==> design.v <==
module mult32x32_fsm (
    input logic clk,               
    input logic reset,             
    input logic start,             
    output logic busy,             
    output logic [1:0] a_sel,      
    output logic b_sel,            
    output logic [2:0] shift_sel,  
    output logic upd_prod,         
    output logic clr_prod          
);
	typedef enum { idle, handle1, handle2, handle3, handle4, handle5, handle6, handle7, handle8} sm_type;
	sm_type current_state;
	sm_type next_state;
	always_ff @(posedge clk, posedge reset) begin
		if (reset== 1'b1) begin
			current_state <=idle;
		end
		else begin
			current_state <= next_state;
		end
	end
	always_comb begin
		next_state= current_state;
		busy=1'b1;
		upd_prod= 1'b1;
		clr_prod= 1'b0;
		a_sel= 2'b0;
		b_sel= 1'b0;
		shift_sel= 3'b0;
		case(current_state)
			idle: begin
				if(start== 1'b0) begin
					next_state=idle;
					busy=1'b0;
					upd_prod=1'b0;
				end
				else begin
					next_state=handle1;
					busy=1'b0;
					upd_prod=1'b0;
					clr_prod=1'b1;
				end
			end
			handle1: begin
				next_state= handle2;
				a_sel=2'b0;
				b_sel=1'b0;
				shift_sel=3'b0;
			end
			handle2: begin
				next_state= handle3;
				a_sel=2'b01;
				b_sel=1'b0;
				shift_sel=3'b001;
			end
			handle3: begin
				next_state= handle4;
				a_sel=2'b10;
				b_sel=1'b0;
				shift_sel=3'b010;
			end
			handle4: begin
				next_state= handle5;
				a_sel=2'b11;
				b_sel=1'b0;
				shift_sel=3'b011;
			end
			handle5: begin
				next_state= handle6;
				a_sel=2'b0;
				b_sel=1'b1;
				shift_sel=3'b010;
			end
			handle6: begin
				next_state= handle7;
				a_sel=2'b01;
				b_sel=1'b1;
				shift_sel=3'b011;
			end
			handle7: begin
				next_state= handle8;
				a_sel=2'b10;
				b_sel=1'b1;
				shift_sel=3'b100;
			end
			handle8: begin
				next_state= idle;
				a_sel=2'b11;
				b_sel=1'b1;
				shift_sel=3'b101;
			end
		endcase
	end
endmodule
module mult32x32_arith (
    input logic clk,              
    input logic reset,            
    input logic [31:0] a,         
    input logic [31:0] b,         
    input logic [1:0] a_sel,      
    input logic b_sel,            
    input logic [2:0] shift_sel,  
    input logic upd_prod,         
    input logic clr_prod,         
    output logic [63:0] product   
);
logic [15:0] out16;
logic [7:0] out8;
always_comb begin
	case(a_sel)
		2'b00: out8 = a[7:0];
		2'b01: out8 = a[15:8];
		2'b10: out8 = a[23:16];
		2'b11: out8 = a[31:24];
	endcase
end
always_comb begin
	case(b_sel)
		1'b0: out16 = b[15:0];
		1'b1: out16 = b[31:16];
	endcase
end
logic [23:0] mult;
always_comb begin
	mult = out16 * out8;
end
logic [63:0] shifted;
always_comb begin
	shifted = 64'b0;
	case(shift_sel)
		3'b000: shifted = mult;
		3'b001: shifted = mult << 8; 
		3'b010: shifted = mult << 16;
		3'b011: shifted = mult << 24;
		3'b100: shifted = mult << 32;
		3'b101: shifted = mult << 40;
	endcase
end
always_ff @(posedge clk, posedge reset) begin
	if(reset == 1'b1) begin 
		product <= 64'b0;
	end
	else begin
		if(clr_prod == 1'b1) begin
			product <= 64'b0;
		end
		else if (upd_prod == 1'b1) begin
			product <= product + shifted;
		end
	end
end
endmodule
module mult32x32 (
    input logic clk,             
    input logic reset,           
    input logic start,           
    input logic [31:0] a,        
    input logic [31:0] b,        
    output logic busy,           
    output logic [63:0] product  
);
logic [1:0] a_sel;
logic b_sel;
logic [2:0] shift_sel;
logic upd_prod;
logic clr_prod;
mult32x32_fsm fsm(
	.clk(clk),
	.reset(reset),
	.start(start),
	.busy(busy),
	.a_sel(a_sel),
	.b_sel(b_sel),
	.shift_sel(shift_sel),
	.upd_prod(upd_prod),
	.clr_prod(clr_prod)
);
mult32x32_arith arith(
	.clk(clk),
	.reset(reset),
	.a(a),
	.b(b),
	.a_sel(a_sel),
	.b_sel(b_sel),
	.shift_sel(shift_sel),
	.upd_prod(upd_prod),
	.clr_prod(clr_prod),
	.product(product)
);
endmodule
==> run.sh <==
#!/bin/bash
# the make line also repeats each setting of config.mk as NAME=value (left out here)
make -C /OpenROAD-flow-scripts/flow DESIGN_CONFIG=/design/flow/config.mk WORK_HOME=/design/flow/orfs CLKGATE_MAP_FILE= finish
==> config.mk <==
export PLATFORM = sky130hd
export DESIGN_NAME = mult32x32
export DESIGN_NICKNAME = mult32x32
export VERILOG_FILES = /design/flow/design.v
export SDC_FILE = /design/flow/constraint.sdc
export NUM_CORES = 4
export LEC_CHECK = 0
export ABC_AREA = 1
export CAP_MARGIN = 20
export CORE_MARGIN = 2
export CORE_UTILIZATION = 72
export CTS_CLUSTER_DIAMETER = 46
export PLACE_DENSITY_LB_ADDON = 0.26
export SLEW_MARGIN = 20
export TNS_END_PERCENT = 5
==> constraint.sdc <==
create_clock -name core_clock -period 8.79 [get_ports {clk}]
set_input_delay 1.7580 -clock core_clock [delete_from_list [all_inputs] [get_ports {clk}]]
set_output_delay 1.7580 -clock core_clock [all_outputs]
set_load 0.01 [all_outputs]
==> results of run 1 <==
==> layer usage <==
metal	track usage (%)	up-vias	part of all wire [%]
met3	23.33	604	14
met2	77.89	1470	43
met1	53.80	6979	32
met5	6.389	-	0
met4	40.93	0	11
li1	-	6795	-
==> final cells by class <==
type,instances,area [um2]
multi-input combinational,1579,9837
fill,953,1978
timing repair buffer,202,1869
sequential,73,1828
inverter,335,1272
tap,225,281.5
clock buffer,9,225.2
clock inverter,7,125.1
==> repair_timing <==
action                                  in CTS  in global routing
resized                                      0                 59
hold buffers                                 0                  0
endpoints found under the setup margin       0                 50
setup buffers                                0                  8
==> stage by stage <==
| step | utilization, % | setup WS [ns] | TNS, ns | instances |
|---|---|---|---|---|
| 2_1_floorplan | - | 1.388 | 0 | 2019 |
| 3_3_place_gp | 84.78 | -0.06695 | -0.07932 | 2406 |
| 3_5_place_dp | 84.78 | -0.2062 | -1.956 | 2406 |
| 4_1_cts | 86.80 | 0.09492 | 0 | 2422 |
| 5_1_grt | 88.64 | -0.5787 | -14.79 | 2430 |
| 6_report | 88.64 | -0.2174 | -0.8669 | 2430 |
==> notes.md, run 1 <==
Numbers from the implementation run.

The highest fanout seen on the critical path is 9. The initial antenna violation count was 1. The depth of the worst register-to-register path is 35.

The CTS buffer count is 9. At the worst endpoint, the arrival time is 9.29 ns. Per the synthesis report, the dominant area consumer among library cells is sky130_fd_sc_hd__nand2_1. The first global-routing pass estimated 74600 um of wire. Per the post-synthesis report, the nets total 2278. STA lists the startpoint of the worst register-to-register path as fsm.current_state[1]$_DFF_PP0_. The setup slack after layout is -0.2174 ns.

Per the detail_route report, inserted antenna diodes total 0. The most critical min-delay path falls under register to register. The endpoint of the worst setup timing path is arith.product[33]$_DFFE_PP0P_.

The number of optimization iterations in the first detailed-route pass is 19. On the worst setup and hold paths after CTS, the clock-pin slew comes to 0.07 ns. Yosys stat counts approximately 2000 cells in the synthesized netlist. CTS placed an instance of sky130_fd_sc_hd__clkbuf_16 at the clock tree root. The sum of net half-perimeters after detailed placement is 35550 um.

The final design instance area without fill is 0.01544 mm2. The max capacitance violation total is 0. The H-tree was split into 3 levels. Global routing used 51.01% of the available tracks across all layers. Per the detail_route report, the via count comes to 15850. Setup repair after global routing could not meet its margin everywhere. Per the STA report, the cell with the highest stage delay on the worst path is sky130_fd_sc_hd__fa_1. The clock insertion delay at the later pin of the skew report is 0.38 ns. The ratio of routed vias to standard cells is 6.522. TritonCTS built the clock tree. Per the slew report, the remaining headroom to the max-slew limit stands at 32.07%. After Yosys synthesis, XOR and XNOR cells account for 2.513% of the synthesized area.

The number of global-route vias before repair came to 15520. The report lists the violated layout checks as setup timing. Per STA, the library cell used most along the worst path is sky130_fd_sc_hd__nand2_1. In the final report, the number of hold violations comes to 0. Per the run report, area growth between synthesis and finish was 19.74%. The final-report max-slew violation count is 0. The netlist area before placement is between 0.01 and 0.015 mm2. The placement stage leaves a total instance area of 0.01477 mm2. The total die area is about 0.019 mm2. The worst hold path endpoint is fsm.current_state[3]$_DFF_PP0_. The area fraction in mux cells is 0.4658%. The routed length per placed instance is 19.94 um.

The kind of cell with the highest combined delay along the critical path is adder cells. The clock period minus worst slack is 9.007 ns. For reference, the top cells by area after synthesis are sky130_fd_sc_hd__nand2_1 17%, sky130_fd_sc_hd__dfrtp_1 14%, sky130_fd_sc_hd__fa_1 13%, sky130_fd_sc_hd__ha_1 10%, sky130_fd_sc_hd__inv_1 9.4%. The OpenROAD warning count is 28. Timing would allow up to 0.1110 GHz. The synthesized netlist devotes 33.36% of its cell area to simple gates. The total of endpoints with negative setup slack in the final report is 12. The post-detailed-route DRC marker count is 0. The core box area is 0.01742 mm2. The finished design was reported to have a net count of ~2500. For the worst reg-to-reg path, the endpoint reported by OpenROAD is arith.product[33]$_DFFE_PP0P_. The share of the core area taken by cells at floorplan is between 70 and 80%. The measured slew at the worst slew-check pin is 1.019 ns. The dominant kind of combinational cell is simple AND/OR/NAND/NOR gates.

Entering global routing, the biggest net connects 74 pins. Buffers placed on the I/O ports in this run total roughly 130. The violation tally recorded at the end of detailed-routing iteration 0 is 2954.

The worst path buffer plus inverter count is 6. The post-synth register bit count is 73. For this run, the number of Yosys warnings is 2.

The part of the Yosys area used for sequential elements is between 10% and 20%. The floorplan step set the die height to 137.8 um. Hold timing on the final database bottoms out at a slack of 0.3571 ns. Yosys mapped a number of flops with a built-in enable equal to 0.

Looking at the cell usage after synthesis, the top flip-flop cell is sky130_fd_sc_hd__dfrtp_1. The kind of critical path is primary input to register. The start point of the worst hold path is fsm.current_state[5]$_DFF_PP0_.

STA puts the critical path data required time at a little over 9 ns. For reference, the placement row count at floorplan is 48. The nature of the critical path startpoint is a primary input. According to the Yosys statistics, the synthesized design has a chip area of 0.01289 mm2.

The most frequent cell after synthesis is sky130_fd_sc_hd__nand2_1. In this run the biggest area consumer among cell types represents ~17% of the synthesized area. The setup clock skew after layout is around 0.0062 ns. The wire length reported by the detailed router is between 40000 and 50000 um.

The last weighted congestion value of the routability-driven placer is 1.238. Averaged over all synthesized cells, the footprint is 6.386 um2. The final critical-path share of the clock period is 102.5%.

The count of different cell masters after synthesis is 55. Per the OpenROAD floorplan log, the width of the die is approximately 140 um. The minimum setup slack among reg-to-reg paths is 0.51 ns. The kind of capture point of the worst setup path is a register.

The total overflow left after global routing is 0. All stages included, the depth of the critical timing path comes to 34. In this run, the synthesized area fraction spent on adder and majority cells is recorded as between 20% and 30%.

The post-synthesis share of cell area spent on and-or and or-and gates is 14.48%.

After synthesis, the most frequently instantiated cells are 567 x sky130_fd_sc_hd__nand2_1, 324 x sky130_fd_sc_hd__inv_1, 283 x sky130_fd_sc_hd__nor2_1. Per STA, the startpoint of the critical path is a[21]. The number of cells on the worst hold path is listed as 0.

The worst stage delay on the critical path is 0.55 ns. Per the post-synthesis report, the number of cells in the design is 2019. The clock tree has to reach 73 sinks. The number of nets with antenna violations after routing is 0.

After synthesis, the share of flip-flops with an asynchronous set or reset is 100.0%. The number of buffers on the longest clock path is 2. According to the I/O placement log, the pin count is 132. The run finished, with violations left.
==> inputs of run 2 (changes only) <==
ABC_AREA = unset   (was 1)
CORE_UTILIZATION = 71   (was 72)
CTS_CLUSTER_DIAMETER = 190   (was 46)
CTS_CLUSTER_SIZE = 25   (was unset)
PLACE_DENSITY_LB_ADDON = unset   (was 0.26)
TNS_END_PERCENT = unset   (was 5)
clock period = 7.63 ns   (was 8.79 ns; I/O delays follow)
==> notes.md, run 2 <==
Update from the flow run.

Run status: stopped before the end (was finished with violations). The stage where the run came to a stop is detailed placement (3_5_place_dp). The first error in the log reads "[ERROR DPL-0038] Utilization greater than 100%, impossible to legalize". The total die area is 0.01732 mm2 (was 0.01899 mm2). The primary flip-flop cell chosen by synthesis mapping is sky130_fd_sc_hd__dfrtp_1 (unchanged).

The xor-xnor portion of the synthesized cell area is 5.379% (was 2.513%). The vertical die size is 131.6 um (was 137.8 um). Synth top cells by count: 195 x sky130_fd_sc_hd__nor2_1, 153 x sky130_fd_sc_hd__nand2_1, 128 x sky130_fd_sc_hd__inv_1 (was 567 x sky130_fd_sc_hd__nand2_1, 324 x sky130_fd_sc_hd__inv_1, 283 x sky130_fd_sc_hd__nor2_1).

The adder-cell share of the synthesized area was 26.30% (was 23.58%). The synthesized area per cell is 7.759 um2 (was 6.386 um2). The gate count after technology mapping is 1490 (was 2019).

The core box area came to 0.01589 mm2 (was 0.01742 mm2). The port buffer count is 131 (unchanged). The post-synthesis share of cell area spent on and-or and or-and gates was 22.98% (was 14.48%). The share of flip-flops with an asynchronous set or reset after synthesis is 100.0% (unchanged). The simple-gate area share of the yosys netlist is 21.21% (was 33.36%). The number of flops mapped to enable cells by yosys is 0 (unchanged). The total nets after synthesis is 1749 (was 2278). The top cell type by total area after synthesis is sky130_fd_sc_hd__dfrtp_1 (was sky130_fd_sc_hd__nand2_1).

The number of cell instances after yosys synthesis is 1490 (was 2019). The initial core utilization is 72.78% (was 74.03%). The overall die width was 131.6 um (was 137.8 um). The number of rows created at floorplan was 46 (was 48).

The yosys-reported design area after synthesis is 0.01156 mm2 (was 0.01289 mm2). The I/O pin total is 132 (unchanged). The count of different cell masters after synthesis is 76 (was 55). The post-synthesis sequential element count is 73 (unchanged). Biggest area contributors in the synthesized netlist: sky130_fd_sc_hd__dfrtp_1 16%, sky130_fd_sc_hd__fa_1 15%, sky130_fd_sc_hd__ha_1 12%, sky130_fd_sc_hd__nor2_1 6.3%, sky130_fd_sc_hd__nand2_1 5.0% (was sky130_fd_sc_hd__nand2_1 17%, sky130_fd_sc_hd__dfrtp_1 14%, sky130_fd_sc_hd__fa_1 13%, sky130_fd_sc_hd__ha_1 10%, sky130_fd_sc_hd__inv_1 9.4%). The Yosys warning count is 2 (unchanged). The most frequent cell after synthesis is sky130_fd_sc_hd__nor2_1 (was sky130_fd_sc_hd__nand2_1).

The last weighted congestion value of the routability-driven placer is 1.041 (was 1.238). The area fraction in mux cells is 1.948% (was 0.4658%). The fraction of synthesized cell area taken by the top area cell type was 15.58% (was 16.51%). The part of the Yosys area used for sequential elements came to 15.81% (was 14.18%).

The netlist area before placement came to 0.01156 mm2 (was 0.01289 mm2). The dominant kind of combinational cell was adder cells (was simple AND/OR/NAND/NOR gates).
[run 2: per-stage QoR]
stage	TNS, ns	cell area, um2	hold slack [ns]
after floorplan	-5.437	12110	0.3312
after global placement	-52.48	16370	0.3372
==> inputs of run 3 (changes only) <==
CAP_MARGIN = 40   (was 20)
CORE_ASPECT_RATIO = 0.74   (was unset)
CORE_UTILIZATION = 40   (was 71)
CTS_CLUSTER_DIAMETER = 307   (was 190)
CTS_CLUSTER_SIZE = 27   (was 25)
MIN_ROUTING_LAYER = met2   (was unset)
clock period = 18.9 ns   (was 7.63 ns; I/O delays follow)
==> notes.md, run 3 <==
Numbers from the implementation run.

For reference, the clock transition at the flip-flops on the worst setup and hold paths is roughly 0.070 ns. The last weighted congestion value of the routability-driven placer is 0.9902 (was 1.041). The largest single stage delay on the critical path is 0.69 ns. The first global-routing pass estimated 61780 um of wire. The part of the Yosys area used for sequential elements is 15.81% (unchanged). The gate count after technology mapping came to 1490 (unchanged). The initial core utilization is 40.73% (was 72.78%). In this design, the largest share of critical-path delay is due to AND-OR/OR-AND gates.

In this run the worst path has a maximum fanout of 16. TritonCTS built the clock tree. The port buffer count came to 131 (unchanged). The top cell type by total area after synthesis is sky130_fd_sc_hd__dfrtp_1 (unchanged). The post-detailed-route DRC marker count is 0. In this run, the number of DRC markers left after iteration 0 of detailed routing was 2653. The share of flip-flops with an asynchronous set or reset after synthesis was 100.0% (unchanged).

The I/O pin total came to 132 (unchanged). The number of rows created at floorplan is 53 (was 46). The overall die width was 201.6 um (was 131.6 um). The number of global-route vias before repair was 17070. The leftover overflow at the end of global routing is 0. The core box area is 0.02838 mm2 (was 0.01589 mm2).

The stage logs contain a warning count of 26. The number of sinks driven by the clock tree is 73. The critical path crosses 32 cells after its start point. The post-synthesis sequential element count is 73 (unchanged). The H-tree level count is 3. In the log, the iteration count for the first detailed-route pass is 53. The count of different cell masters after synthesis came to 76 (unchanged). The depth of the worst register-to-register path is 32. The initial antenna violation count was 0.

Once the clock tree was built, the setup fixing pass inserted 0 buffers. The critical path's slowest stage uses the library cell sky130_fd_sc_hd__xnor2_1. The worst slew slack as a fraction of its limit is 33.93%.

The final design instance area without fill is 0.01370 mm2. The endpoint of the worst hold path is reported as fsm.current_state[3]$_DFF_PP0_. Summing all placed instances gives a cell area of 0.01331 mm2. The area fraction in mux cells is 1.948% (unchanged).

The vertical die size came to 150.2 um (was 131.6 um). The synthesized area per cell is 7.759 um2 (unchanged). The vias after detailed routing is between 15000 and 20000. The detailed router reported a total wirelength of 39310 um. The dominant kind of combinational cell was adder cells (unchanged). The worst setup path is of the primary input to register kind.

The primary flip-flop cell chosen by synthesis mapping is sky130_fd_sc_hd__dfrtp_1 (unchanged). The adder-cell share of the synthesized area is 26.30% (unchanged). Summed over all failing endpoints, the final setup total negative slack is 0 ns. The post-synthesis share of cell area spent on and-or and or-and gates was 22.98% (unchanged). The simple-gate area share of the yosys netlist is 21.21% (unchanged). The post-layout net count is between 1500 and 2000. Hold analysis shows the worst path with a depth of 0. Per the skew report, the later register of the worst-skew pair sees a clock latency of 0.39 ns. Timing would allow up to between 0.07 and 0.08 GHz. The Yosys warning count is 2 (unchanged). Per the run summary, max-cap violations total 0. The CTS buffer count is 9.

The transition time recorded at the tightest slew-check pin is slightly below 1 ns. STA classifies the critical path endpoint as a register. The nature of the critical path startpoint is a primary input.

The worst-case reg-to-reg setup slack stands at 8.63 ns. In the placement report, post-DP HPWL is listed as 29550 um. Setup violations remaining at the end of the flow were counted as 0. The routed length per placed instance is 19.74 um. The critical path contains buffers and inverters numbering 4 combined. The final-report max-slew violation count is 0. The yosys-reported design area after synthesis is 0.01156 mm2 (unchanged). The quantity of hold-fixing buffers added after cts is 0. The total nets after synthesis is 1749 (unchanged). The total die area came to 0.03029 mm2 (was 0.01732 mm2). The startpoint of the most critical setup path is a[21]. The largest net degree at the start of global routing is 87. Synth top cells by count: 195 x sky130_fd_sc_hd__nor2_1, 153 x sky130_fd_sc_hd__nand2_1, 128 x sky130_fd_sc_hd__inv_1 (unchanged). The required time of the worst setup path is roughly 19 ns. The launching point of the worst reg2reg path is fsm.current_state[4]$_DFF_PP0_. The fraction of synthesized cell area taken by the top area cell type is 15.58% (unchanged). The number of cell instances after yosys synthesis was 1490 (unchanged). The xor-xnor portion of the synthesized cell area is 5.379% (unchanged). The post-cts sizing count is 0. Biggest area contributors in the synthesized netlist: sky130_fd_sc_hd__dfrtp_1 16%, sky130_fd_sc_hd__fa_1 15%, sky130_fd_sc_hd__ha_1 12%, sky130_fd_sc_hd__nor2_1 6.3%, sky130_fd_sc_hd__nand2_1 5.0% (unchanged).

For the worst min-delay path, the startpoint reported by OpenROAD is fsm.current_state[5]$_DFF_PP0_. Run status: finished clean (was stopped before the end). The endpoint of the worst setup timing path is arith.product[55]$_DFFE_PP0P_.

The final critical-path share of the clock period is 66.26%. Per the timing report, the most critical flop-to-flop path finishes at arith.product[55]$_DFFE_PP0P_. The combined global-route utilization of all metal layers is 40.03%. From synthesis to final layout, the design area changed by 18.53%. Across the routed clock network, the largest skew measured is 0.01394 ns. The worst path in the final design needs a cycle of 12.52 ns, including I/O delays and setup.

The count of final hold-check violations is 0. Setup repair after global routing left no endpoint under its margin. The netlist area before placement was 0.01156 mm2 (unchanged). The cell occurring most often along the worst timing path is sky130_fd_sc_hd__fa_1. According to the hold report, the worst path is of the register to register type. The critical path data arrival time is 12.80 ns. The ratio of routed vias to standard cells is 7.952. The number of nets with antenna violations after routing is 0.

The most frequent cell after synthesis is sky130_fd_sc_hd__nor2_1 (unchanged). The fill cell instance count of the final layout is between 2000 and 3000. Per the CTS log, the buffer count on the longest clock path is 2. The library cell used as clock root buffer is sky130_fd_sc_hd__clkbuf_16.

The number of flops mapped to enable cells by yosys was 0 (unchanged).
[run 3: stage by stage]
stage                     utilization (%)  worst slack, ns  hold slack [ns]  std cells
after floorplan                         -            7.881           0.3312       1490
after global placement              46.58            5.875           0.3364       1953
after detailed placement            46.91            6.183           0.3379       1962
after CTS                           47.94            6.535           0.3514       1978
after global routing                48.26            5.759           0.3586       1989
final                               48.28            6.378           0.3582       1991
[run 3: per-layer routing]
metal / routed length [um] / vias to the layer above / GRT usage (%)
met1: 0 / 5637 / -
met3: 17390 / 508 / 57.34
li1: - / 5373 / -
met5: 599 / - / 21.27
met4: 3246 / 28 / 9.081
met2: 18070 / 4286 / 42.76
[run 3: cell type report]
type | count | area (um2) | area share (%)
Clock inverter | 3 | 42.54 | 0.3104
Sequential cell | 73 | 1828 | 13.34
Inverter | 129 | 484.2 | 3.534
Multi-Input combinational cell | 1223 | 9029 | 65.89
Antenna cell | 2 | 5.005 | 0.03652
Clock buffer | 13 | 250.2 | 1.826
Timing Repair Buffer | 163 | 1583 | 11.55
Tap cell | 385 | 481.7 | 3.515
==> inputs of run 4 (changes only) <==
ABC_AREA = 0   (was unset)
CAP_MARGIN = 15   (was 40)
CORE_ASPECT_RATIO = 0.87   (was 0.74)
CORE_UTILIZATION = 72   (was 40)
CTS_CLUSTER_DIAMETER = 290   (was 307)
CTS_CLUSTER_SIZE = 46   (was 27)
GPL_TIMING_DRIVEN = 1   (was unset)
MIN_ROUTING_LAYER = unset   (was met2)
SETUP_SLACK_MARGIN = -0.3   (was unset)
TNS_END_PERCENT = 70   (was unset)
clock period = 5.83 ns   (was 18.9 ns; I/O delays follow)
==> notes.md, run 4 <==
Update from the flow run.

Run status: stopped before the end (was finished clean). The failing step is detailed placement (3_5_place_dp). The tool reported: "[ERROR DPL-0038] Utilization greater than 100%, impossible to legalize". The post-synthesis sequential element count is 73 (unchanged).

The xor-xnor portion of the synthesized cell area is 5.379% (unchanged). The vertical die size came to 122.2 um (was 150.2 um). The simple-gate area share of the yosys netlist is 21.21% (unchanged). The area fraction in mux cells is 1.948% (unchanged).

The overall die width is 139.9 um (was 201.6 um). The primary flip-flop cell chosen by synthesis mapping is sky130_fd_sc_hd__dfrtp_1 (unchanged). The last weighted congestion value of the routability-driven placer is 1.056 (was 0.9902). The core box area came to 0.01582 mm2 (was 0.02838 mm2). The share of flip-flops with an asynchronous set or reset after synthesis is 100.0% (unchanged). The port buffer count is 131 (unchanged). The adder-cell share of the synthesized area came to 26.30% (unchanged). The total die area is 0.01709 mm2 (was 0.03029 mm2). The fraction of synthesized cell area taken by the top area cell type is 15.58% (unchanged). The most frequent cell after synthesis is sky130_fd_sc_hd__nor2_1 (unchanged). Synth top cells by count: 195 x sky130_fd_sc_hd__nor2_1, 153 x sky130_fd_sc_hd__nand2_1, 128 x sky130_fd_sc_hd__inv_1 (unchanged). The number of rows created at floorplan is 43 (was 53). The I/O pin total was 132 (unchanged).

The part of the Yosys area used for sequential elements is 15.81% (unchanged). The top cell type by total area after synthesis was sky130_fd_sc_hd__dfrtp_1 (unchanged). The synthesized area per cell is 7.759 um2 (unchanged). The post-synthesis share of cell area spent on and-or and or-and gates is 22.98% (unchanged).

The number of flops mapped to enable cells by yosys is 0 (unchanged). The count of different cell masters after synthesis is 76 (unchanged). The Yosys warning count is 2 (unchanged). The number of cell instances after yosys synthesis came to 1490 (unchanged). The yosys-reported design area after synthesis came to 0.01156 mm2 (unchanged).

The initial core utilization was 73.09% (was 40.73%). Biggest area contributors in the synthesized netlist: sky130_fd_sc_hd__dfrtp_1 16%, sky130_fd_sc_hd__fa_1 15%, sky130_fd_sc_hd__ha_1 12%, sky130_fd_sc_hd__nor2_1 6.3%, sky130_fd_sc_hd__nand2_1 5.0% (unchanged). The total nets after synthesis is 1749 (unchanged). The gate count after technology mapping is 1490 (unchanged). The netlist area before placement is 0.01156 mm2 (unchanged). The dominant kind of combinational cell is adder cells (unchanged).
## run 4: per-stage QoR
step / instances / setup WS (ns)
floorplan: 1490 / -1.969
global placement: 2141 / -2.845
==> inputs of run 5 (changes only) <==
ABC_AREA = unset   (was 0)
CAP_MARGIN = 40   (was 15)
CORE_ASPECT_RATIO = 0.55   (was 0.87)
CORE_UTILIZATION = 40   (was 72)
CTS_CLUSTER_DIAMETER = 396   (was 290)
CTS_CLUSTER_SIZE = 17   (was 46)
GPL_ROUTABILITY_DRIVEN = 1   (was unset)
GPL_TIMING_DRIVEN = 0   (was 1)
HOLD_SLACK_MARGIN = 0.29   (was unset)
MAX_ROUTING_LAYER = met5   (was unset)
MIN_ROUTING_LAYER = met2   (was unset)
SETUP_SLACK_MARGIN = 2.06   (was -0.3)
TNS_END_PERCENT = unset   (was 70)
clock period = 8.23 ns   (was 5.83 ns; I/O delays follow)
==> notes.md, run 5 <==
Update from the flow run.

The vertical die size is 130.1 um (was 122.2 um). The last weighted congestion value of the routability-driven placer is 1.008 (was 1.056). The initial core utilization is 40.42% (was 73.09%). The core box area is 0.02860 mm2 (was 0.01582 mm2). The failing step is global routing (5_1_grt) (was detailed placement (3_5_place_dp)). The synthesized area per cell is 7.759 um2 (unchanged). The H-tree level count is 3. Run status: stopped before the end (unchanged). The most frequent cell after synthesis is sky130_fd_sc_hd__nor2_1 (unchanged). The number of rows created at floorplan was 46 (was 43). The count of different cell masters after synthesis is 76 (unchanged). The gate count after technology mapping is 1490 (unchanged). The xor-xnor portion of the synthesized cell area is 5.379% (unchanged). The number of flops mapped to enable cells by yosys was 0 (unchanged). The library cell used as clock root buffer is sky130_fd_sc_hd__clkbuf_16. The yosys-reported design area after synthesis is 0.01156 mm2 (unchanged). The post-synthesis share of cell area spent on and-or and or-and gates is 22.98% (unchanged).

Summed over all routing layers, the global router reports a total usage of 62.89%. Synth top cells by count: 195 x sky130_fd_sc_hd__nor2_1, 153 x sky130_fd_sc_hd__nand2_1, 128 x sky130_fd_sc_hd__inv_1 (unchanged). The post-synthesis sequential element count is 73 (unchanged). The simple-gate area share of the yosys netlist came to 21.21% (unchanged). The CTS buffer count is 9. The total die area is 0.03034 mm2 (was 0.01709 mm2). The share of flip-flops with an asynchronous set or reset after synthesis is 100.0% (unchanged).

The top cell type by total area after synthesis is sky130_fd_sc_hd__dfrtp_1 (unchanged). The port buffer count is 131 (unchanged). The tree built by TritonCTS fans out to 73 sinks.

The sum of net half-perimeters after detailed placement is 37430 um. The netlist area before placement is 0.01156 mm2 (unchanged). The dominant kind of combinational cell is adder cells (unchanged). The number of cell instances after yosys synthesis came to 1490 (unchanged). No sink is reached through more buffers than the 2 on the longest clock path. The leftover overflow at the end of global routing is 76. The primary flip-flop cell chosen by synthesis mapping is sky130_fd_sc_hd__dfrtp_1 (unchanged). The fraction of synthesized cell area taken by the top area cell type is 15.58% (unchanged). First reported error: [ERROR GRT-0116] Global routing finished with congestion. Check the congestion regions in the DRC Viewer (was [ERROR DPL-0038] Utilization greater than 100%, impossible to legalize).

The report puts the hold buffer count at CTS at 0. The Yosys warning count was 2 (unchanged). The part of the Yosys area used for sequential elements came to 15.81% (unchanged). The adder-cell share of the synthesized area is 26.30% (unchanged). Biggest area contributors in the synthesized netlist: sky130_fd_sc_hd__dfrtp_1 16%, sky130_fd_sc_hd__fa_1 15%, sky130_fd_sc_hd__ha_1 12%, sky130_fd_sc_hd__nor2_1 6.3%, sky130_fd_sc_hd__nand2_1 5.0% (unchanged). The total nets after synthesis is 1749 (unchanged).

The I/O pin total is 132 (unchanged). The overall die width came to 233.2 um (was 139.9 um). The area fraction in mux cells is 1.948% (unchanged).
[run 5: metrics by stage]
step | cell area, um2 | cells | worst slack, ns | hold slack [ns]
after floorplan | 12230 | 1490 | 0.1160 | 0.3312
after global placement | 14020 | 2005 | -2.421 | 0.3321
after detailed placement | 14120 | 2014 | -2.189 | 0.3371
after CTS | 17520 | 2191 | -0.4751 | 0.3517
[run 5: routing by layer]
| layer | GRT usage (%) | overflow |
|---|---|---|
| met1 | - | - |
| met4 | 24.77 | 0 |
| met3 | 82.50 | 59 |
| met2 | 65.14 | 0 |
| met5 | 61.56 | 17 |
[run 5: repair_timing]
action,in CTS
cloned,3
setup buffers,158
setup endpoints to repair,60
gates resized,450
pin swaps,166
==> inputs of run 6 (changes only) <==
CAP_MARGIN = 20   (was 40)
CORE_ASPECT_RATIO = 1.41   (was 0.55)
CORE_UTILIZATION = 60   (was 40)
CTS_CLUSTER_DIAMETER = 96   (was 396)
CTS_CLUSTER_SIZE = 98   (was 17)
GPL_ROUTABILITY_DRIVEN = unset   (was 1)
GPL_TIMING_DRIVEN = unset   (was 0)
HOLD_SLACK_MARGIN = unset   (was 0.29)
MAX_ROUTING_LAYER = unset   (was met5)
MIN_ROUTING_LAYER = unset   (was met2)
SETUP_SLACK_MARGIN = -1.2   (was 2.06)
TNS_END_PERCENT = 15   (was unset)
clock period = 12.0 ns   (was 8.23 ns; I/O delays follow)
==> notes.md, run 6 <==
Numbers from the implementation run.

Run status: finished clean (was stopped before the end). The worst hold path endpoint is fsm.current_state[3]$_DFF_PP0_. The total of endpoints with negative setup slack in the final report is 0. The H-tree level count was 3 (unchanged). The number of cell instances after yosys synthesis is 1490 (unchanged). The worst stage delay on the critical path is between 0.5 and 0.6 ns. TritonCTS built the clock tree. The CTS buffer count is 9 (unchanged). The final antenna diode tally reported by the flow is 0. The leftover overflow at the end of global routing is 0. The ratio of routed vias to standard cells is 6.267. STA reports the tightest min-delay check as being of type register to register. Synth top cells by count: 195 x sky130_fd_sc_hd__nor2_1, 153 x sky130_fd_sc_hd__nand2_1, 128 x sky130_fd_sc_hd__inv_1 (unchanged).

OpenROAD reports that the post-layout worst path occupies 89.68% of the period. The top cell type by total area after synthesis is sky130_fd_sc_hd__dfrtp_1 (unchanged). Relative to the synthesized area, the layout overhead comes to 16.07%. The number of warnings reported in the stage logs is 28.

The clock transition at the register clock pins on the worst setup and hold paths after CTS is 0.07 ns. The startpoint of the most critical setup path is b[3]. The netlist area before placement is 0.01156 mm2 (unchanged).

The start point of the worst hold path is fsm.current_state[5]$_DFF_PP0_. The clock insertion delay at the later pin of the skew report is approximately 0.35 ns. The total negative setup slack is 0 ns.

The area fraction in mux cells is 1.948% (unchanged). The total nets after synthesis is 1749 (unchanged). The detailed router placed 11530 vias in this run. The max capacitance violation total is 0.

The Yosys warning count was 2 (unchanged). The number of buffers inserted by post-CTS setup repair is 0 (was 158). The wire length reported by the detailed router is approximately 36000 um. The first detailed-routing pass ran for 7 iterations. The cell family contributing the most delay on the critical path is AND-OR/OR-AND gates. The yosys-reported design area after synthesis is 0.01156 mm2 (unchanged). For flop-to-flop paths, the worst setup slack is 2.33 ns.

According to the finish report, the design has a final net count of about 1800. The gate count after technology mapping is 1490 (unchanged). The post-synthesis share of cell area spent on and-or and or-and gates is 22.98% (unchanged). The routed length per placed instance is 19.39 um.

In this design, the critical path's most frequently occurring cell is sky130_fd_sc_hd__fa_1. The initial core utilization is 60.87% (was 40.42%). The overall die width is 120.9 um (was 233.2 um). The worst setup path is of the primary input to register kind. The last weighted congestion value of the routability-driven placer was 1.012 (was 1.008). The primary flip-flop cell chosen by synthesis mapping is sky130_fd_sc_hd__dfrtp_1 (unchanged). The port buffer count is 131 (unchanged).

The cell depth of the worst setup path is 29. The final core utilization is 70.65%. The depth of the worst register-to-register path is 32. Entering global routing, the biggest net connects 59 pins. The quantity of hold-fixing buffers added after cts was 0 (unchanged).

For this run, the total global-route usage over all layers was measured as 35.48%. The worst slew slack as a fraction of its limit is 40.72%. The worst path buffer plus inverter count is 3. The library cell used as clock root buffer was sky130_fd_sc_hd__clkbuf_16 (unchanged).

The adder-cell share of the synthesized area is 26.30% (unchanged). The number of global-route vias before repair came to 11660. Endpoints failing hold in the final report were tallied at 0. Setup repair after global routing left no endpoint under its margin. The required time of the worst setup path is 12.28 ns.

The launch point of the worst register-to-register path is recorded as fsm.current_state[4]$_DFF_PP0_. Looking at the critical path, the highest net fanout was 9.

Once routing completed, OpenROAD measured the worst setup slack at 1.239 ns. The first-pass GRT wire length is about 58000 um. The dominant kind of combinational cell is adder cells (unchanged).

The critical path data arrival time is 11.04 ns. The number of flops mapped to enable cells by yosys came to 0 (unchanged). The detail route stage leaves a number of antenna-violating nets equal to 0.

The count of different cell masters after synthesis is 76 (unchanged). The xor-xnor portion of the synthesized cell area is 5.379% (unchanged). The post-cts sizing count came to 0 (was 450). The sum of net half-perimeters after detailed placement came to 28890 um (was 37430 um).

Counting I/O delays and the setup requirement, the final critical path takes between 10 and 15 ns. The endpoint of the worst setup timing path is arith.product[62]$_DFFE_PP0P_.

The pin closest to its max-slew limit shows a slew of 0.8645 ns. On the critical path, the stage with the largest delay is an instance of sky130_fd_sc_hd__mux2i_1. The number of sinks driven by the clock tree was 73 (unchanged).

The total die area is 0.02041 mm2 (was 0.03034 mm2). After detailed routing, the number of remaining DRC violations is 0. The initial antenna violation count is 0. The share of flip-flops with an asynchronous set or reset after synthesis is 100.0% (unchanged). The post-synthesis sequential element count is 73 (unchanged). The part of the Yosys area used for sequential elements is 15.81% (unchanged). The count of cells along the worst hold path is 0. The most frequent cell after synthesis is sky130_fd_sc_hd__nor2_1 (unchanged). The number of buffers on the longest clock path was 2 (unchanged). Per the log, the first TritonRoute iteration ended with a DRC count of 873. STA classifies the critical path startpoint as a primary input. The synthesized area per cell is 7.759 um2 (unchanged). The number of rows created at floorplan is 60 (was 46). The core box area is 0.01899 mm2 (was 0.02860 mm2). Biggest area contributors in the synthesized netlist: sky130_fd_sc_hd__dfrtp_1 16%, sky130_fd_sc_hd__fa_1 15%, sky130_fd_sc_hd__ha_1 12%, sky130_fd_sc_hd__nor2_1 6.3%, sky130_fd_sc_hd__nand2_1 5.0% (unchanged).

The I/O pin total is 132 (unchanged). The worst-case setup slack after placement is 1.008 ns (was -2.189 ns). The vertical die size is 168.8 um (was 130.1 um).

The worst setup path is captured at a register. The final-report max-slew violation count is 0. The simple-gate area share of the yosys netlist is 21.21% (unchanged).

The fraction of synthesized cell area taken by the top area cell type is 15.58% (unchanged). Static timing analysis puts the maximum clock frequency at 0.09293 GHz. Per the timing report, the most critical flop-to-flop path finishes at arith.product[62]$_DFFE_PP0P_. In the final run the clock tree shows a worst skew of 0.01371 ns.
## run 6: area by class of cell
| cell class | instances | area (um2) |
|---|---|---|
| multi-input combinational | 1223 | 9025 |
| fill | 1639 | 5574 |
| sequential | 73 | 1828 |
| timing repair buffer | 150 | 1454 |
| inverter | 129 | 484.2 |
| tap | 248 | 310.3 |
| clock buffer | 9 | 225.2 |
| clock inverter | 7 | 92.59 |
## run 6: through the flow
stage / cells / hold slack [ns] / instance area (um2)
after CTS: 1839 / 0.3594 / 13420
after global placement: 1823 / 0.3338 / 13100
after floorplan: 1490 / 0.3312 / 11560
after detailed placement: 1823 / 0.3381 / 13100
after global routing: 1839 / 0.3787 / 13420
final: 1839 / 0.3622 / 13420
## run 6: per-layer routing
metal | GRT usage (%) | up-vias | routed length (um)
met5 | 0 | - | 0
met4 | 18.86 | 0 | 2070
met3 | 6.233 | 131 | 2351
met2 | 64.19 | 434 | 18210
met1 | 39.02 | 5569 | 13030
li1 | - | 5391 | -
==> inputs of run 7 (changes only) <==
CORE_ASPECT_RATIO = unset   (was 1.41)
CORE_UTILIZATION = 62   (was 60)
CTS_CLUSTER_DIAMETER = unset   (was 96)
CTS_CLUSTER_SIZE = 96   (was 98)
PLACE_DENSITY = 0.4   (was unset)
SETUP_SLACK_MARGIN = unset   (was -1.2)
TNS_END_PERCENT = 10   (was 15)
clock period = 7.06 ns   (was 12.0 ns; I/O delays follow)
==> notes.md, run 7 <==
Update from the flow run.

The xor-xnor portion of the synthesized cell area was 5.379% (unchanged). The post-synthesis sequential element count is 73 (unchanged). The primary flip-flop cell chosen by synthesis mapping is sky130_fd_sc_hd__dfrtp_1 (unchanged).

The Yosys warning count is 2 (unchanged). The failing step is clock tree synthesis (4_1_cts). The vertical die size is 140.6 um (was 168.8 um).

The core box area is 0.01815 mm2 (was 0.01899 mm2). The synthesized area per cell is 7.759 um2 (unchanged). The standard cell area after detailed placement is 0.01674 mm2 (was 0.01310 mm2).

The part of the Yosys area used for sequential elements is 15.81% (unchanged). The yosys-reported design area after synthesis is 0.01156 mm2 (unchanged). The number of cell instances after yosys synthesis is 1490 (unchanged). The gate count after technology mapping is 1490 (unchanged).

Biggest area contributors in the synthesized netlist: sky130_fd_sc_hd__dfrtp_1 16%, sky130_fd_sc_hd__fa_1 15%, sky130_fd_sc_hd__ha_1 12%, sky130_fd_sc_hd__nor2_1 6.3%, sky130_fd_sc_hd__nand2_1 5.0% (unchanged). The simple-gate area share of the yosys netlist is 21.21% (unchanged). The fraction of synthesized cell area taken by the top area cell type was 15.58% (unchanged).

The initial core utilization was 63.71% (was 60.87%). The top cell type by total area after synthesis is sky130_fd_sc_hd__dfrtp_1 (unchanged). The adder-cell share of the synthesized area is 26.30% (unchanged).

The post-synthesis share of cell area spent on and-or and or-and gates was 22.98% (unchanged). The last weighted congestion value of the routability-driven placer came to 1.025 (was 1.012). The I/O pin total came to 132 (unchanged).

The area fraction in mux cells is 1.948% (unchanged). The number of flops mapped to enable cells by yosys is 0 (unchanged). The most frequent cell after synthesis is sky130_fd_sc_hd__nor2_1 (unchanged). The port buffer count is 131 (unchanged). The share of flip-flops with an asynchronous set or reset after synthesis is 100.0% (unchanged). The dominant kind of combinational cell is adder cells (unchanged). Synth top cells by count: 195 x sky130_fd_sc_hd__nor2_1, 153 x sky130_fd_sc_hd__nand2_1, 128 x sky130_fd_sc_hd__inv_1 (unchanged). The first error in the log reads "[ERROR DPL-0038] Utilization greater than 100%, impossible to legalize". The overall die width was 140.6 um (was 120.9 um). Run status: stopped before the end (was finished clean).

The number of rows created at floorplan is 49 (was 60). The total nets after synthesis is 1749 (unchanged). The total die area is 0.01976 mm2 (was 0.02041 mm2).

The netlist area before placement is 0.01156 mm2 (unchanged). The sum of net half-perimeters after detailed placement was 39900 um (was 28890 um). The count of different cell masters after synthesis is 76 (unchanged).
[run 7: stage by stage]
step           setup TNS [ns]  setup WS, ns  util, %  instances
2_1_floorplan          -21.50       -0.8157        -       1490
3_3_place_gp           -81.82        -1.970    92.26       2224
3_5_place_dp          -104.11        -2.398    92.26       2224
==> inputs of run 8 (changes only) <==
ABC_AREA = 1   (was unset)
CORE_UTILIZATION = 69   (was 62)
CTS_CLUSTER_SIZE = unset   (was 96)
PLACE_DENSITY = unset   (was 0.4)
TNS_END_PERCENT = unset   (was 10)
clock period = 7.32 ns   (was 7.06 ns; I/O delays follow)
==> notes.md, run 8 <==
Update from the flow run.

The dominant kind of combinational cell is simple AND/OR/NAND/NOR gates (was adder cells). The core box area came to 0.01815 mm2 (unchanged). The Yosys warning count is 2 (unchanged). The primary flip-flop cell chosen by synthesis mapping is sky130_fd_sc_hd__dfrtp_1 (unchanged). The number of cell instances after yosys synthesis is 2019 (was 1490). The xor-xnor portion of the synthesized cell area came to 2.513% (was 5.379%).

The total nets after synthesis is 2278 (was 1749). The failing step was clock tree synthesis (4_1_cts) (unchanged). The adder-cell share of the synthesized area came to 23.58% (was 26.30%). The number of flops mapped to enable cells by yosys was 0 (unchanged). The overall die width is 140.7 um (was 140.6 um). The port buffer count is 131 (unchanged).

The vertical die size is 140.7 um (was 140.6 um). The last weighted congestion value of the routability-driven placer is 1.207 (was 1.025). The yosys-reported design area after synthesis is 0.01289 mm2 (was 0.01156 mm2).

The share of flip-flops with an asynchronous set or reset after synthesis was 100.0% (unchanged). The number of rows created at floorplan is 49 (unchanged). The area fraction in mux cells was 0.4658% (was 1.948%).

The cell count after placement is 2628 (was 2224). The part of the Yosys area used for sequential elements is 14.18% (was 15.81%). The count of different cell masters after synthesis was 55 (was 76). First reported error: [ERROR DPL-0038] Utilization greater than 100%, impossible to legalize (unchanged). The initial core utilization came to 71.05% (was 63.71%).

Run status: stopped before the end (unchanged). The fraction of synthesized cell area taken by the top area cell type is 16.51% (was 15.58%). The synthesized area per cell is 6.386 um2 (was 7.759 um2). The post-synthesis sequential element count is 73 (unchanged). The post-synthesis share of cell area spent on and-or and or-and gates is 14.48% (was 22.98%). The total die area is 0.01980 mm2 (was 0.01976 mm2).

The netlist area before placement was 0.01289 mm2 (was 0.01156 mm2). The gate count after technology mapping is 2019 (was 1490). Synth top cells by count: 567 x sky130_fd_sc_hd__nand2_1, 324 x sky130_fd_sc_hd__inv_1, 283 x sky130_fd_sc_hd__nor2_1 (was 195 x sky130_fd_sc_hd__nor2_1, 153 x sky130_fd_sc_hd__nand2_1, 128 x sky130_fd_sc_hd__inv_1). The most frequent cell after synthesis is sky130_fd_sc_hd__nand2_1 (was sky130_fd_sc_hd__nor2_1).

The sum of net half-perimeters after detailed placement is 41030 um (was 39900 um). Biggest area contributors in the synthesized netlist: sky130_fd_sc_hd__nand2_1 17%, sky130_fd_sc_hd__dfrtp_1 14%, sky130_fd_sc_hd__fa_1 13%, sky130_fd_sc_hd__ha_1 10%, sky130_fd_sc_hd__inv_1 9.4% (was sky130_fd_sc_hd__dfrtp_1 16%, sky130_fd_sc_hd__fa_1 15%, sky130_fd_sc_hd__ha_1 12%, sky130_fd_sc_hd__nor2_1 6.3%, sky130_fd_sc_hd__nand2_1 5.0%). The worst-case setup slack after placement was -1.447 ns (was -2.398 ns).

The top cell type by total area after synthesis is sky130_fd_sc_hd__nand2_1 (was sky130_fd_sc_hd__dfrtp_1). The I/O pin total is 132 (unchanged). The standard cell area after detailed placement came to 0.01642 mm2 (was 0.01674 mm2). The simple-gate area share of the yosys netlist is 33.36% (was 21.21%).
==> inputs of run 9 (changes only) <==
ABC_AREA = unset   (was 1)
CORE_UTILIZATION = 68   (was 69)
CTS_CLUSTER_DIAMETER = 327   (was unset)
CTS_CLUSTER_SIZE = 98   (was unset)
PLACE_DENSITY = 0.39   (was unset)
SETUP_SLACK_MARGIN = 3.43   (was unset)
TNS_END_PERCENT = 10   (was unset)
clock period = 11.5 ns   (was 7.32 ns; I/O delays follow)
==> notes.md, run 9 <==
Update from the flow run.

The total nets after synthesis is 1749 (was 2278). The total die area is 0.01806 mm2 (was 0.01980 mm2). The simple-gate area share of the yosys netlist is 21.21% (was 33.36%). The port buffer count is 131 (unchanged). The vertical die size came to 134.4 um (was 140.7 um). The post-synthesis sequential element count was 73 (unchanged). The dominant kind of combinational cell is adder cells (was simple AND/OR/NAND/NOR gates). The synthesized area per cell is 7.759 um2 (was 6.386 um2).

The number of sinks driven by the clock tree is between 70 and 80. The clock tree synthesis step divided the H-tree into 3 levels. The gate count after technology mapping is 1490 (was 2019). The xor-xnor portion of the synthesized cell area is 5.379% (was 2.513%).

The Yosys warning count is 2 (unchanged). First reported error: [ERROR DPL-0038] Utilization greater than 100%, impossible to legalize (unchanged). The failing step is global routing (5_1_grt) (was clock tree synthesis (4_1_cts)). The I/O pin total is 132 (unchanged). Run status: stopped before the end (unchanged). The top cell type by total area after synthesis is sky130_fd_sc_hd__dfrtp_1 (was sky130_fd_sc_hd__nand2_1).

The part of the Yosys area used for sequential elements is 15.81% (was 14.18%). Synth top cells by count: 195 x sky130_fd_sc_hd__nor2_1, 153 x sky130_fd_sc_hd__nand2_1, 128 x sky130_fd_sc_hd__inv_1 (was 567 x sky130_fd_sc_hd__nand2_1, 324 x sky130_fd_sc_hd__inv_1, 283 x sky130_fd_sc_hd__nor2_1). The number of flops mapped to enable cells by yosys is 0 (unchanged). The post-synthesis share of cell area spent on and-or and or-and gates is 22.98% (was 14.48%). The initial core utilization is 69.71% (was 71.05%). The yosys-reported design area after synthesis is 0.01156 mm2 (was 0.01289 mm2). The overall die width was 134.4 um (was 140.7 um). The netlist area before placement is 0.01156 mm2 (was 0.01289 mm2).

The area fraction in mux cells is 1.948% (was 0.4658%). The post-CTS hold buffer count recorded in the log is 0. Biggest area contributors in the synthesized netlist: sky130_fd_sc_hd__dfrtp_1 16%, sky130_fd_sc_hd__fa_1 15%, sky130_fd_sc_hd__ha_1 12%, sky130_fd_sc_hd__nor2_1 6.3%, sky130_fd_sc_hd__nand2_1 5.0% (was sky130_fd_sc_hd__nand2_1 17%, sky130_fd_sc_hd__dfrtp_1 14%, sky130_fd_sc_hd__fa_1 13%, sky130_fd_sc_hd__ha_1 10%, sky130_fd_sc_hd__inv_1 9.4%). The number of clock buffers added by TritonCTS is 9. The count of different cell masters after synthesis is 76 (was 55). The adder-cell share of the synthesized area was 26.30% (was 23.58%). The number of rows created at floorplan came to 47 (was 49). The standard cell area after detailed placement came to 0.01337 mm2 (was 0.01642 mm2). The sum of net half-perimeters after detailed placement came to 27240 um (was 41030 um). The core box area is 0.01658 mm2 (was 0.01815 mm2). The worst-case setup slack after placement was 0.8601 ns (was -1.447 ns). The most frequent cell after synthesis is sky130_fd_sc_hd__nor2_1 (was sky130_fd_sc_hd__nand2_1). The number of cell instances after yosys synthesis is 1490 (was 2019). The fraction of synthesized cell area taken by the top area cell type is 15.58% (was 16.51%).

The number of buffers on the longest clock path is 2. In this run the clock root is driven by a sky130_fd_sc_hd__clkbuf_16. The primary flip-flop cell chosen by synthesis mapping is sky130_fd_sc_hd__dfrtp_1 (unchanged). The share of flip-flops with an asynchronous set or reset after synthesis is 100.0% (unchanged). The last weighted congestion value of the routability-driven placer is 0.9520 (was 1.207).
-- run 9: through the flow --
stage | cells | utilization, %
after CTS | 1910 | 92.08
after detailed placement | 1786 | 80.60
after global placement | 1786 | 80.56
after floorplan | 1490 | -
-- run 9: repair_timing --
item                       in CTS
setup endpoints to repair      55
pin swaps                      89
buffers inserted              108
gates resized                 206
==> inputs of run 10 (changes only) <==
ABC_AREA = 0   (was unset)
CAP_MARGIN = 15   (was 20)
CORE_ASPECT_RATIO = 0.87   (was unset)
CORE_UTILIZATION = 72   (was 68)
CTS_CLUSTER_DIAMETER = 290   (was 327)
CTS_CLUSTER_SIZE = 25   (was 98)
GPL_TIMING_DRIVEN = 1   (was unset)
HOLD_SLACK_MARGIN = 0.29   (was unset)
PLACE_DENSITY = unset   (was 0.39)
SETUP_SLACK_MARGIN = 1.37   (was 3.43)
TNS_END_PERCENT = 70   (was 10)
clock period = 6.76 ns   (was 11.5 ns; I/O delays follow)
==> notes.md, run 10 <==
Update from the flow run.

Run status: stopped before the end (unchanged). The failing step is detailed placement (3_5_place_dp) (was global routing (5_1_grt)). First reported error: [ERROR DPL-0038] Utilization greater than 100%, impossible to legalize (unchanged). The last weighted congestion value of the routability-driven placer came to 1.077 (was 0.9520). The top cell type by total area after synthesis is sky130_fd_sc_hd__dfrtp_1 (unchanged). The primary flip-flop cell chosen by synthesis mapping was sky130_fd_sc_hd__dfrtp_1 (unchanged). The gate count after technology mapping is 1490 (unchanged).

The area fraction in mux cells is 1.948% (unchanged). The number of rows created at floorplan is 43 (was 47). The initial core utilization is 73.09% (was 69.71%). The vertical die size is 122.2 um (was 134.4 um). The fraction of synthesized cell area taken by the top area cell type is 15.58% (unchanged). The total nets after synthesis is 1749 (unchanged).

The simple-gate area share of the yosys netlist is 21.21% (unchanged). The adder-cell share of the synthesized area is 26.30% (unchanged). The most frequent cell after synthesis is sky130_fd_sc_hd__nor2_1 (unchanged). The number of cell instances after yosys synthesis is 1490 (unchanged). The post-synthesis sequential element count is 73 (unchanged). The part of the Yosys area used for sequential elements is 15.81% (unchanged).

The count of different cell masters after synthesis is 76 (unchanged). The post-synthesis share of cell area spent on and-or and or-and gates is 22.98% (unchanged). The xor-xnor portion of the synthesized cell area is 5.379% (unchanged).

Synth top cells by count: 195 x sky130_fd_sc_hd__nor2_1, 153 x sky130_fd_sc_hd__nand2_1, 128 x sky130_fd_sc_hd__inv_1 (unchanged). The synthesized area per cell is 7.759 um2 (unchanged). The total die area was 0.01709 mm2 (was 0.01806 mm2). The core box area came to 0.01582 mm2 (was 0.01658 mm2). The number of flops mapped to enable cells by yosys is 0 (unchanged). The netlist area before placement is 0.01156 mm2 (unchanged).

The Yosys warning count came to 2 (unchanged). The yosys-reported design area after synthesis is 0.01156 mm2 (unchanged). The dominant kind of combinational cell is adder cells (unchanged). The I/O pin total is 132 (unchanged). The share of flip-flops with an asynchronous set or reset after synthesis is 100.0% (unchanged). The port buffer count is 131 (unchanged). Biggest area contributors in the synthesized netlist: sky130_fd_sc_hd__dfrtp_1 16%, sky130_fd_sc_hd__fa_1 15%, sky130_fd_sc_hd__ha_1 12%, sky130_fd_sc_hd__nor2_1 6.3%, sky130_fd_sc_hd__nand2_1 5.0% (unchanged). The overall die width is 139.9 um (was 134.4 um).
## run 10: stage by stage
stage             area [um2]
floorplan              12100
global placement       16220
==> inputs of run 11 (changes only) <==
ABC_AREA = unset   (was 0)
CAP_MARGIN = 20   (was 15)
CORE_ASPECT_RATIO = unset   (was 0.87)
CORE_UTILIZATION = 65   (was 72)
CTS_CLUSTER_DIAMETER = 83   (was 290)
CTS_CLUSTER_SIZE = unset   (was 25)
GPL_TIMING_DRIVEN = unset   (was 1)
HOLD_SLACK_MARGIN = unset   (was 0.29)
SETUP_SLACK_MARGIN = unset   (was 1.37)
TNS_END_PERCENT = 5   (was 70)
clock period = 9.04 ns   (was 6.76 ns; I/O delays follow)
==> notes.md, run 11 <==
Update from the flow run.

The total die area was 0.01887 mm2 (was 0.01709 mm2). The top cell type by total area after synthesis is sky130_fd_sc_hd__dfrtp_1 (unchanged). The I/O pin total came to 132 (unchanged).

The last weighted congestion value of the routability-driven placer is 0.9911 (was 1.077). The cell count after placement is between 2000 and 2500. First reported error: [ERROR GRT-0116] Global routing finished with congestion. Check the congestion regions in the DRC Viewer (was [ERROR DPL-0038] Utilization greater than 100%, impossible to legalize). The adder-cell share of the synthesized area came to 26.30% (unchanged). The library cell used as clock root buffer is sky130_fd_sc_hd__clkbuf_16. The dominant kind of combinational cell was adder cells (unchanged). The simple-gate area share of the yosys netlist is 21.21% (unchanged). The number of cell instances after yosys synthesis is 1490 (unchanged). The count of different cell masters after synthesis came to 76 (unchanged). Run status: stopped before the end (unchanged). The post-synthesis sequential element count is 73 (unchanged). Biggest area contributors in the synthesized netlist: sky130_fd_sc_hd__dfrtp_1 16%, sky130_fd_sc_hd__fa_1 15%, sky130_fd_sc_hd__ha_1 12%, sky130_fd_sc_hd__nor2_1 6.3%, sky130_fd_sc_hd__nand2_1 5.0% (unchanged). The gate count after technology mapping is 1490 (unchanged). The netlist area before placement is 0.01156 mm2 (unchanged). The yosys-reported design area after synthesis was 0.01156 mm2 (unchanged). In the global route stage, overall resource usage came out at 76.34%.

The port buffer count came to 131 (unchanged). The vertical die size is 137.4 um (was 122.2 um). The share of flip-flops with an asynchronous set or reset after synthesis is 100.0% (unchanged). The synthesized area per cell is 7.759 um2 (unchanged).

The primary flip-flop cell chosen by synthesis mapping is sky130_fd_sc_hd__dfrtp_1 (unchanged). The sum of net half-perimeters after detailed placement is between 30000 and 40000 um. The core box area came to 0.01736 mm2 (was 0.01582 mm2).

Buffers inserted during clock tree synthesis total 9. Synth top cells by count: 195 x sky130_fd_sc_hd__nor2_1, 153 x sky130_fd_sc_hd__nand2_1, 128 x sky130_fd_sc_hd__inv_1 (unchanged). The area fraction in mux cells was 1.948% (unchanged).

The total nets after synthesis was 1749 (unchanged). The initial core utilization was 66.61% (was 73.09%). The xor-xnor portion of the synthesized cell area is 5.379% (unchanged). CTS built an H-tree with a depth of 3. The post-synthesis share of cell area spent on and-or and or-and gates came to 22.98% (unchanged). The number of sinks driven by the clock tree is 73. The overall die width is 137.4 um (was 139.9 um). The Yosys warning count came to 2 (unchanged). Recorded from the global router log, the overflow total was 1. The part of the Yosys area used for sequential elements is 15.81% (unchanged). The fraction of synthesized cell area taken by the top area cell type was 15.58% (unchanged).

The failing step is global routing (5_1_grt) (was detailed placement (3_5_place_dp)). The number of buffers on the longest clock path is 2. The number of rows created at floorplan is 48 (was 43). The number of flops mapped to enable cells by yosys came to 0 (unchanged). The post-CTS hold buffer count recorded in the log is 0. The most frequent cell after synthesis is sky130_fd_sc_hd__nor2_1 (unchanged).
## run 11: per-stage QoR
stage | util, % | TNS (ns) | setup WS [ns] | area (um2)
2_1_floorplan | - | 0 | 0.04722 | 11570
3_3_place_gp | 88.94 | -20.71 | -0.9181 | 15440
3_5_place_dp | 88.94 | -33.49 | -1.193 | 15440
4_1_cts | 95.18 | 0 | 0.001845 | 16520
## run 11: metal layers
layer,overflow,global-route usage (%)
met1,0,76.47
met2,1,89.64
met3,0,67.51
met4,0,69.42
met5,0,41.39
## run 11: repair_timing
item,in CTS
setup buffers,31
resized,135
endpoints found under the hold margin,0
setup endpoints to repair,42
pin swaps,79
==> inputs of run 12 (changes only) <==
ABC_AREA = 1   (was unset)
CORE_UTILIZATION = 72   (was 65)
CTS_CLUSTER_DIAMETER = 400   (was 83)
CTS_CLUSTER_SIZE = 92   (was unset)
PLACE_DENSITY = 0.35   (was unset)
SETUP_SLACK_MARGIN = 1.37   (was unset)
TNS_END_PERCENT = unset   (was 5)
clock period = 4.7 ns   (was 9.04 ns; I/O delays follow)
==> notes.md, run 12 <==
Update from the flow run.

The simple-gate area share of the yosys netlist is 33.36% (was 21.21%). The count of different cell masters after synthesis is 55 (was 76). The primary flip-flop cell chosen by synthesis mapping is sky130_fd_sc_hd__dfrtp_1 (unchanged).

The post-synthesis sequential element count came to 73 (unchanged). The fraction of synthesized cell area taken by the top area cell type is 16.51% (was 15.58%). The dominant kind of combinational cell is simple AND/OR/NAND/NOR gates (was adder cells). The initial core utilization was 74.03% (was 66.61%).

The top cell type by total area after synthesis was sky130_fd_sc_hd__nand2_1 (was sky130_fd_sc_hd__dfrtp_1). The adder-cell share of the synthesized area was 23.58% (was 26.30%). The vertical die size is 137.8 um (was 137.4 um). The failing step is detailed placement (3_5_place_dp) (was global routing (5_1_grt)). The total nets after synthesis is 2278 (was 1749). The core box area is 0.01742 mm2 (was 0.01736 mm2). The overall die width is 137.8 um (was 137.4 um). The gate count after technology mapping is 2019 (was 1490). The number of cell instances after yosys synthesis was 2019 (was 1490). The I/O pin total is 132 (unchanged).

First reported error: [ERROR DPL-0038] Utilization greater than 100%, impossible to legalize (was [ERROR GRT-0116] Global routing finished with congestion. Check the congestion regions in the DRC Viewer.). The share of flip-flops with an asynchronous set or reset after synthesis is 100.0% (unchanged). Synth top cells by count: 567 x sky130_fd_sc_hd__nand2_1, 324 x sky130_fd_sc_hd__inv_1, 283 x sky130_fd_sc_hd__nor2_1 (was 195 x sky130_fd_sc_hd__nor2_1, 153 x sky130_fd_sc_hd__nand2_1, 128 x sky130_fd_sc_hd__inv_1).

The yosys-reported design area after synthesis is 0.01289 mm2 (was 0.01156 mm2). The part of the Yosys area used for sequential elements is 14.18% (was 15.81%). The area fraction in mux cells is 0.4658% (was 1.948%).

The post-synthesis share of cell area spent on and-or and or-and gates came to 14.48% (was 22.98%). The total die area is 0.01899 mm2 (was 0.01887 mm2). Biggest area contributors in the synthesized netlist: sky130_fd_sc_hd__nand2_1 17%, sky130_fd_sc_hd__dfrtp_1 14%, sky130_fd_sc_hd__fa_1 13%, sky130_fd_sc_hd__ha_1 10%, sky130_fd_sc_hd__inv_1 9.4% (was sky130_fd_sc_hd__dfrtp_1 16%, sky130_fd_sc_hd__fa_1 15%, sky130_fd_sc_hd__ha_1 12%, sky130_fd_sc_hd__nor2_1 6.3%, sky130_fd_sc_hd__nand2_1 5.0%). The Yosys warning count is 2 (unchanged). The last weighted congestion value of the routability-driven placer is 1.213 (was 0.9911). The synthesized area per cell came to 6.386 um2 (was 7.759 um2). The number of flops mapped to enable cells by yosys is 0 (unchanged). The number of rows created at floorplan is 48 (unchanged).

The netlist area before placement is 0.01289 mm2 (was 0.01156 mm2). Run status: stopped before the end (unchanged). The port buffer count is 131 (unchanged). The xor-xnor portion of the synthesized cell area is 2.513% (was 5.379%). The most frequent cell after synthesis is sky130_fd_sc_hd__nand2_1 (was sky130_fd_sc_hd__nor2_1).
run 12: through the flow:
stage	area, um2	hold slack, ns	TNS [ns]	instances
floorplan	13650	0.3312	-82.86	2019
global placement	17740	0.3352	-149.74	2691
